==> build 48 <==
## k580vm80a
module k580vm80a
(
   input         pin_clk,        
   input         pin_f1,         
   input         pin_f2,         
   input         pin_reset,      
   output [15:0] pin_a,          
   output  [7:0] pin_dout,       
   input   [7:0] pin_din,        
   output        pin_aena,       
   output        pin_dena,       
   input         pin_hold,      
   output        pin_hlda,      
   input         pin_ready,     
   output        pin_wait,      
   input         pin_int,       
   output        pin_inte,      
   output        pin_sync,      
   output        pin_dbin,      
   output        pin_wr_n
);
Settings: LEC_CHECK=0, ABC_AREA=1, CAP_MARGIN=20, CORE_MARGIN=2, CORE_UTILIZATION=66, CTS_CLUSTER_SIZE=71, SLEW_MARGIN=20, TNS_END_PERCENT=75; clock period 3.6 ns.
run.sh (not shown) runs the stock make flow with config.mk's settings and CLKGATE_MAP_FILE=.
==> trial 21: changes against build 48 <==
CELL_PAD_IN_SITES_GLOBAL_PLACEMENT = 2   (was unset)
CORE_ASPECT_RATIO = 0.97   (was unset)
CORE_MARGIN = 3   (was 2)
CORE_UTILIZATION = 62   (was 66)
CTS_CLUSTER_SIZE = unset   (was 71)
MAX_ROUTING_LAYER = met5   (was unset)
TNS_END_PERCENT = unset   (was 75)
==> flow/constraint.sdc (replaced) <==
create_clock -name core_clock -period 3.88 [get_ports {pin_clk}]
set_input_delay 0.7760 -clock core_clock [delete_from_list [all_inputs] [get_ports {pin_clk}]]
set_output_delay 0.7760 -clock core_clock [all_outputs]
set_load 0.01 [all_outputs]
==> trial 91: changes against build 48 <==
ABC_AREA = unset   (was 1)
CAP_MARGIN = 35   (was 20)
CORE_MARGIN = 5   (was 2)
CORE_UTILIZATION = 40   (was 66)
CTS_CLUSTER_SIZE = 56   (was 71)
GPL_TIMING_DRIVEN = 0   (was unset)
MIN_ROUTING_LAYER = met1   (was unset)
TNS_END_PERCENT = 40   (was 75)
==> flow/constraint.sdc (replaced) <==
create_clock -name core_clock -period 3.88 [get_ports {pin_clk}]
set_input_delay 0.7760 -clock core_clock [delete_from_list [all_inputs] [get_ports {pin_clk}]]
set_output_delay 0.7760 -clock core_clock [all_outputs]
set_load 0.01 [all_outputs]
==> build 74: changes against build 48 <==
CORE_ASPECT_RATIO = 0.5   (was unset)
CORE_UTILIZATION = 72   (was 66)
CTS_CLUSTER_DIAMETER = 373   (was unset)
CTS_CLUSTER_SIZE = 13   (was 71)
PLACE_DENSITY_LB_ADDON = 0.19   (was unset)
SETUP_SLACK_MARGIN = 1.12   (was unset)
TNS_END_PERCENT = unset   (was 75)
==> flow/constraint.sdc (replaced) <==
create_clock -name core_clock -period 4.33 [get_ports {pin_clk}]
set_input_delay 0.8660 -clock core_clock [delete_from_list [all_inputs] [get_ports {pin_clk}]]
set_output_delay 0.8660 -clock core_clock [all_outputs]
set_load 0.01 [all_outputs]
==> summary of the runs <==
- Trial 21 did not get past 3_1_place_gp_skip_io with GPL-0301. Build 74 stopped in 5_1_grt (GRT-0232). Trial 91 reached the layout checks and failed them: negative setup slack. Build 48 finished but fails on negative setup slack.
- In synthesized cell count, build 48 and trial 21 do not differ.
- Between build 48 and trial 91, the lower first-iteration DRC count is in trial 91 (gap about 100%, measured against trial 91).
- Of trial 91 and build 48, build 48 has the higher combinational power (gap about 7%, measured against build 48).
- Between trial 91 and build 48, the lower design area is in build 48 (gap about 3.4%, measured against build 48).
- Of trial 91 and build 48, build 48 has the higher clock skew (gap 0.0042 ns).
- Between trial 91 and build 48, the lower sequential share of layout area is in trial 91 (gap 1.5 points).
- Between trial 91 and build 48, the lower core utilization is in trial 91 (gap 37 points).
==> figures <==
	build 74	trial 21	build 48	trial 91
Outcome	stopped before the end	stopped before the end	failed layout checks	failed layout checks
Last stage reached	5_1_grt	3_1_place_gp_skip_io	-	-
Layout check failures	-	-	negative setup slack	negative setup slack
Combinational cell area excluding buffers and inverters	-	-	0.00528 mm2	0.00689 mm2
Number of setup violations in the final report	-	-	134	129
Hold wc startpoint	-	-	t404	t404
Chip area in the Yosys report	0.0132 mm2	0.0132 mm2	0.0132 mm2	0.0141 mm2
Number of CTS-inserted buffers	23	-	26	29
Length of routed met2 wiring	-	-	22900 um	21500 um
Detailed placer's ending HPWL	31300 um	-	32200 um	36500 um
Routed len/inst	-	-	28.3 um	25.7 um
Reg2reg path depth	-	-	28	21
Detailed-route wire length	-	-	54800 um	50500 um
Power in sequential cells	-	-	3.73 mW	3.39 mW
Clock Tree Buf Depth	3	-	3	3
Floorplan Nets	1402	1402	1402	1357
Register area	-	-	0.00753 mm2	0.00753 mm2
Synth Cell Area	0.0132 mm2	0.0132 mm2	0.0132 mm2	0.0141 mm2

* * *

==> inputs of ember <==
Starting RTL as in the previous note.
## k580vm80a
module k580vm80a
(
   input         pin_clk,        
   input         pin_f1,         
   input         pin_f2,         
   input         pin_reset,      
   output [15:0] pin_a,          
   output  [7:0] pin_dout,       
   input   [7:0] pin_din,        
   output        pin_aena,       
   output        pin_dena,       
   input         pin_hold,      
   output        pin_hlda,      
   input         pin_ready,     
   output        pin_wait,      
   input         pin_int,       
   output        pin_inte,      
   output        pin_sync,      
   output        pin_dbin,      
   output        pin_wr_n
);
wire  [7:0]    d;
reg   [7:0]    db, di;
reg   [15:0]   a;
wire           clk, f1, f2;
reg            abufena, db_ena, db_stb, dbin_pin, dbinf2;
reg            reset;
wire           ready;
wire           dbin_ext;
reg            t851, t404, t382, t383, t712, t735, t773;
reg            hold, hlda_pin;
wire           hlda, h889;
reg            wr_n, t1124, t1011, sync;
wire           ready_int;
reg   [15:0]   r16_pc, r16_hl, r16_de, r16_bc, r16_sp, r16_wz, mxo;
wire  [15:0]   mxi;
wire           mxr0, mxr1, mxr2, mxr3, mxr4, mxr5;
wire           mxwh, mxwl, mxrh, mxrl, mxw16, mxwadr;
wire           dec16, inc16, iad16;
reg            xchg_dh, xchg_tt, t3144;
wire           t1460, t1467, t1513, t1514, t1519;
wire           sy_inta, sy_wo_n, sy_hlta, sy_out, sy_m1, sy_inp, sy_memr;
reg            sy_stack;
wire           thalt, twt2;
reg            t1, t2, tw, t3, t4, t5;
reg            t1f1, t2f1, twf1, t3f1, t4f1, t5f1;
reg            m1, m2, m3, m4, m5;
reg            m1f1, m2f1, m3f1, m4f1, m5f1;
wire           start, ms0, ms1, m836, m839, m871;
reg            eom, t789, t887, t953, t976, t980;
reg            intr, inta, inte, mstart, minta;
wire           irq;
reg   [7:0]    i;
reg            i25, i14, i03;
wire           imx, acc_sel;
wire           id_op, id_io, id_in, id_popsw, id_pupsw,
               id_nop, id_lxi, id_inx, id_inr, id_dcr, id_idr, id_mvi, id_dad,
               id_dcx, id_opa, id_idm, id_hlt, id_mov, id_opm, id_pop, id_rst,
               id_cxx, id_jxx, id_rxx, id_ret, id_jmp, id_opi, id_out, id_11x,
               id_rlc, id_rxc, id_rar, id_sha, id_daa, id_cma, id_stc, id_cmc,
               id_add, id_adc, id_sub, id_sbb, id_ana, id_xra, id_ora, id_cmp,
  ...
make LEC_CHECK=0 CAP_MARGIN=20 CORE_MARGIN=2 CORE_UTILIZATION=64 SLEW_MARGIN=20 finish   # period 4.13 ns
==> fjord: changes against ember <==
--- a/flow/config.mk
+++ b/flow/config.mk
@@ -8,4 +8,5 @@
 export CAP_MARGIN = 20
 export CORE_MARGIN = 2
-export CORE_UTILIZATION = 64
+export CORE_UTILIZATION = 40
+export SETUP_SLACK_MARGIN = 1.08
 export SLEW_MARGIN = 20
==> flow/constraint.sdc (replaced) <==
create_clock -name core_clock -period 6.48 [get_ports {pin_clk}]
set_input_delay 1.2960 -clock core_clock [delete_from_list [all_inputs] [get_ports {pin_clk}]]
set_output_delay 1.2960 -clock core_clock [all_outputs]
set_load 0.01 [all_outputs]
==> results <==
| item | fjord | ember |
|---|---|---|
| Placeable core region | 0.0346 sq mm | 0.0217 sq mm |
| Tap Count | 455 | 280 |
| Outcome | timing/DRC/antenna clean | complete, but fails checks |
| Reasons for failing layout checks | - | setup timing |
| Clock-pin slew reported for the worst setup and hold paths after clock tree synthesis | 60 ps | 70 ps |
| Post-DP Area | 0.0150 sq mm | 0.0158 sq mm |
| Initial DRT Pass Iterations | 8 | 10 |
| Arr. time, crit path | 5400 ps | 4510 ps |
| Biggest fanout along the worst timing path | 11 | 14 |
| Met1 track utilization from global routing | 38.5% | 58.6% |
| Total routed wire length on the met1 layer | 20800 um | 18100 um |
| Max_slew headroom | 29.2% | 33.4% |
| Design Area, Final | 0.0162 sq mm | 0.0175 sq mm |
| Relative area change from synthesis to final layout | 14.8% | 24.0% |
| Switching portion of total power | 28.8% | 30.0% |
| Antenna diode count | 3 | 1 |
| Met3 WL post-DR | 4840 um | 8430 um |
| Tot Pwr | 4490 uW | 7370 uW |
| Number of rows created at floorplan | 68 | 54 |
| Clk network pwr share | 36.8% | 32.3% |
| PnR worst setup slack | 1310 ps | -135 ps |
| Detailed route wirelength on metal2 | 21600 um | 23100 um |
| Number of gates given a new drive strength after cts | 5 | 40 |

* * *

==> inputs of 07-24 <==
k580vm80a again, from the RTL that the note above started with.
export LEC_CHECK = 0
export ABC_AREA = 1
export CAP_MARGIN = 20
export CORE_MARGIN = 2
export CORE_UTILIZATION = 68
export CTS_CLUSTER_DIAMETER = 33
export CTS_CLUSTER_SIZE = 45
export PLACE_DENSITY_LB_ADDON = 0.07
export SETUP_SLACK_MARGIN = 1.06
export SLEW_MARGIN = 20
create_clock -name core_clock -period 3.6 [get_ports {pin_clk}]
==> 01-02: changes against 07-24 <==
==> flow/config.mk (replaced) <==
export PLATFORM = sky130hd
export DESIGN_NAME = k580vm80a
export DESIGN_NICKNAME = k580vm80a
export VERILOG_FILES = /design/flow/design.v
export SDC_FILE = /design/flow/constraint.sdc
export NUM_CORES = 4
export LEC_CHECK = 0
export ABC_AREA = 1
export CAP_MARGIN = 20
export CORE_MARGIN = 2
export CORE_UTILIZATION = 66
export CTS_CLUSTER_SIZE = 29
export SETUP_SLACK_MARGIN = 0.76
export SLEW_MARGIN = 20
==> flow/constraint.sdc (replaced) <==
create_clock -name core_clock -period 3.78 [get_ports {pin_clk}]
set_input_delay 0.7560 -clock core_clock [delete_from_list [all_inputs] [get_ports {pin_clk}]]
set_output_delay 0.7560 -clock core_clock [all_outputs]
set_load 0.01 [all_outputs]
==> results <==
07-24 ended with an error in 5_1_grt (GRT-0116). 01-02 ran to the end with violations: setup timing. Synthesized cell count is the same in 01-02 and 07-24. Area after synthesis is the same in 07-24 and 01-02. Of 01-02 and 07-24, 01-02 has the higher die size (gap about 3%, measured against 07-24).
Power figures rest on the tool's default switching activity, not on a simulated workload.
